// ARM
module ARM (
    input clk,
    input rst,
    output [31:0] imem_addr,
    input [31:0] imem_data,
    output [17:0] SRAM_ADDR,
    output [15:0] SRAM_DQ_O,
    input [15:0] SRAM_DQ_I,
    output SRAM_WE_N
);
  wire [17:0] SW;
  assign SW = {16'b0, 1'b1, rst};
  wire freeze, flush;
  wire writeBackEN_ID, hazard, WB_EN_ID_Stage,MEM_R_EN_ID_Stage, 
		MEM_W_EN_ID_Stage,B_ID_Stage,S_ID_Stage,imm_ID_Stage, 
		Two_src_ID_Stage, imm_ID_Reg, WB_EN_ID_Reg, MEM_W_EN_ID_Reg,
		MEM_R_EN_ID_Reg, B_ID_Reg, S_ID_Reg;
  wire [31:0] PC_IF_Stage, Inst_IF_Stage, Inst_IF_Reg, 
				Val_Rn_ID_Stage, Val_Rm_ID_Stage, PC_IF_Reg, 
			    PC_ID_Reg, Val_Rn_ID_Reg, Val_Rm_ID_Reg;
  wire [31:0] Result_WB, Mem_res_feedback;
  wire [3:0] Des_wb;
  wire [3:0] EXE_CMD_ID_Stage,EXE_CMD_ID_Reg, Dest_ID_Stage, src1_ID_Stage, src2_ID_Stage, dest_ID_Reg;
  wire [23:0] Signed_imm_24_ID_Stage, Signed_imm_24_ID_Reg;
  wire [11:0] Shift_operand, Shift_operand_ID_Reg;
  wire [3:0] SR, Status_bit;
  wire [31:0] ALU_result_EXE_Reg, Val_Rm_EXE_Reg;
  wire [31:0] MEM_result_MEM_Stage;
  wire [3:0] dest_EXE_Reg, src1_ID_Reg, src2_ID_Reg;
  wire WB_EN_EXE_Reg, MEM_R_EN_EXE_Reg, MEM_W_EN_EXE_Reg, processor_mode;
  wire [31:0] ALU_result_EXE_Stage, Br_addr, Val_Rm_EXE_Stage;
  wire [3:0] status, SR_ID_Reg;
  wire [1:0] fw_sel_src1, fw_sel_src2;
  assign processor_mode = SW[1];
  assign hazard = freeze;
  assign flush = 1'b0;
  assign Mem_res_feedback = MEM_R_EN_EXE_Reg ? MEM_result_MEM_Stage : ALU_result_EXE_Reg;
  wire slow_clk;
  wire Sram_Busy;
  assign slow_clk = clk;
  IF_Stage fetch (
      slow_clk,
      SW[0],
      (freeze | ~Sram_Busy),
      B_ID_Reg,
      Br_addr,
      PC_IF_Stage,
      Inst_IF_Stage,
      imem_addr,
      imem_data
  );
  IF_Stage_Reg if_reg (
      slow_clk,
      SW[0],
      (freeze | ~Sram_Busy),
      flush,
      PC_IF_Stage,
  ...
export LEC_CHECK = 0
export CAP_MARGIN = 15
export CORE_MARGIN = 2
export CORE_UTILIZATION = 71
export CTS_CLUSTER_DIAMETER = 210
export CTS_CLUSTER_SIZE = 31
export SETUP_SLACK_MARGIN = 3.72
export SLEW_MARGIN = 20
create_clock -name core_clock -period 16.1 [get_ports {clk}]
run.sh (not shown) runs the stock make flow with config.mk's settings and CLKGATE_MAP_FILE=.
The first run failed in 4_1_cts with DPL-0033.
Edit:
CAP_MARGIN = 20   (was 15)
CORE_UTILIZATION = 40   (was 71)
CTS_CLUSTER_DIAMETER = unset   (was 210)
CTS_CLUSTER_SIZE = unset   (was 31)
PLACE_DENSITY = 0.6   (was unset)
SETUP_SLACK_MARGIN = 0.4   (was 3.72)
clock period = 20.5 ns   (was 16.1 ns; I/O delays follow)
Result: The changed run finished with timing, DRC and antenna clean; area after synthesis is unchanged; die size climbs by 76%; synthesized cell count does not change.
Edit:
CORE_UTILIZATION = 29   (was 40)
Outcome: The new run produced a clean layout. Total power decreases by 2.4%. Final area barely changes. Cell count increases by 7.0%. Clock power barely changes. Die size increases by 38%. Via count barely changes. Clock skew decreases by 0.013 ns.
Edit:
CORE_UTILIZATION = 40   (was 29)
PLACE_DENSITY = unset   (was 0.6)
SETUP_SLACK_MARGIN = 2.98   (was 0.4)
clock period = 11.4 ns   (was 20.5 ns; I/O delays follow)
Outcome: The new run produced a layout that fails on negative setup slack. Global-route usage rose by 17 points. Count of clock-buffer cells in the layout grows by 7. Total power went up by 110%. Worst hold slack is about the same. Flip-flop count is unchanged. Final area goes up by 20%.
Edit:
CORE_UTILIZATION = 66   (was 40)
SETUP_SLACK_MARGIN = 3.9   (was 2.98)
clock period = 14.1 ns   (was 11.4 ns; I/O delays follow)
Outcome: The new run stopped in 4_1_cts on DPL-0033; die size decreases by about 40%; synthesized cell count stays the same; area after synthesis stays the same.
No activity file was given, so power comes from the tool's default toggle rates.
